Setup of alpha:
==> flow/design.v (excerpt) <==
module ARM(
	input clk, rst,
	output [32 - 1:0] imem_addr,
	input [32 - 1:0] imem_data,
	output [32 - 1:0] dmem_addr,
	output [32 - 1:0] dmem_wdata,
	output dmem_read,
	output dmem_write,
	input [32 - 1:0] dmem_rdata,
	input dmem_ready
);
Size in the first run: roughly 8,600 cells after synthesis, ~0.059 mm^2 of cells after synthesis.
Settings: LEC_CHECK=0, ABC_AREA=1, CAP_MARGIN=20, CORE_MARGIN=2, CORE_UTILIZATION=72, CTS_CLUSTER_DIAMETER=362, CTS_CLUSTER_SIZE=31, HOLD_SLACK_MARGIN=0.3, PLACE_DENSITY_LB_ADDON=0.01, SETUP_SLACK_MARGIN=3.59, SLEW_MARGIN=35; clock period 13.1 ns.
run.sh (not shown) runs the stock make flow with config.mk's settings and CLKGATE_MAP_FILE=.
Flow for alpha halted at global routing, error code GRT-0232.
Input changes introduced in beta (baseline for comparison: alpha):
- SETUP_SLACK_MARGIN changed from 3.59 to 2.92
- PLACE_DENSITY_LB_ADDON removed (was 0.01)
- SLEW_MARGIN changed from 35 to 20
- TNS_END_PERCENT newly set to 5
- CTS_CLUSTER_DIAMETER removed (was 362)
- ABC_AREA removed (was 1)
- HOLD_SLACK_MARGIN removed (was 0.3)
- CORE_UTILIZATION changed from 72 to 53
- CTS_CLUSTER_SIZE removed (was 31)
- the clock period (ns, I/O delays scaled along) changed from 13.1 to 11.0
[summary]
- beta got as far as global routing, where a tool error ended the run.
- The higher H-tree depth reported by CTS came out of beta.
- Comparing beta against alpha, there is no change at all in maximum buffer depth of the clock tree.
- beta does worse than alpha on total die size.
- [compare] base=alpha new=beta: post-synthesis instance area moved down; cell total in the yosys stat output moved down.
[inputs] gamma vs beta
- a change of CORE_UTILIZATION from 53 to 50
- a deleted TNS_END_PERCENT that had been 5
- a change of SETUP_SLACK_MARGIN from 2.92 to 2.86
Results
- Flow for gamma halted at global routing, error code ODB-0269.
- Side by side, area after detailed placement turned out higher in gamma than in beta.
- gamma vs. beta: vertical die dimension climbed about 3%; hold-fix buffer count after cts saw little to no change; buffers inserted during post-CTS setup optimization climbed 99%.
> inputs changed (gamma -> delta)
- CTS_CLUSTER_DIAMETER: unset -> 348
- PLACE_DENSITY: unset -> 0.36
- TNS_END_PERCENT: unset -> 10
- CTS_CLUSTER_SIZE: unset -> 98
- SETUP_SLACK_MARGIN: 2.86 -> unset
- ABC_AREA: unset -> 1
- CORE_UTILIZATION: 50 -> 72
- the clock period (ns, I/O delays scaled along): 11.0 -> 10.7
delta got as far as global routing, where a tool error ended the run. Measured against each other, delta and gamma differ in overall die height, the higher figure coming from gamma. The final weighted congestion in routability-driven placement of delta is higher than that of gamma. delta -> gamma: boundary pin count delta 0, exact match. Diff gamma -> delta: xor and xnor fraction of the mapped netlist area shows a reduction of 1.5 points, synthesized area increased by 1.4% relative to the old numbers.
[inputs] epsilon vs delta
- a deleted TNS_END_PERCENT that had been 10
- a deleted CTS_CLUSTER_DIAMETER that had been 348
- a change of CORE_UTILIZATION from 72 to 40
- a deleted CTS_CLUSTER_SIZE that had been 98
- a deleted ABC_AREA that had been 1
- a deleted PLACE_DENSITY that had been 0.36
- a change of the clock period (ns, I/O delays scaled along) from 10.7 to 24.5
Findings:
Of delta and epsilon, only delta never reached the final stage. The higher synthesized area of epsilon and delta is in delta. epsilon against delta; net count of the mapped netlist is down by more than 10%. epsilon ended with more area fraction in mux cells than delta. Post-synthesis chip area from yosys in epsilon is 1.3% lower than in delta. Combinational family with the most area after synthesis = simple AND/OR/NAND/NOR gates: delta; combinational family with the most area after synthesis = AND-OR/OR-AND gates: epsilon. Looking at overall die area across both flows, epsilon is the weaker of the two, with delta ahead. Routability-driven placement congestion ratio of epsilon falls short of that of delta by more than 10%. Going from delta to epsilon, the number of buffers added by the clock tree synthesis step was found to have gone up by 90. Area of the core: epsilon and delta compared, higher one is epsilon. Between delta and epsilon, the area fraction in full adders, half adders and majority gates figures differ only marginally.
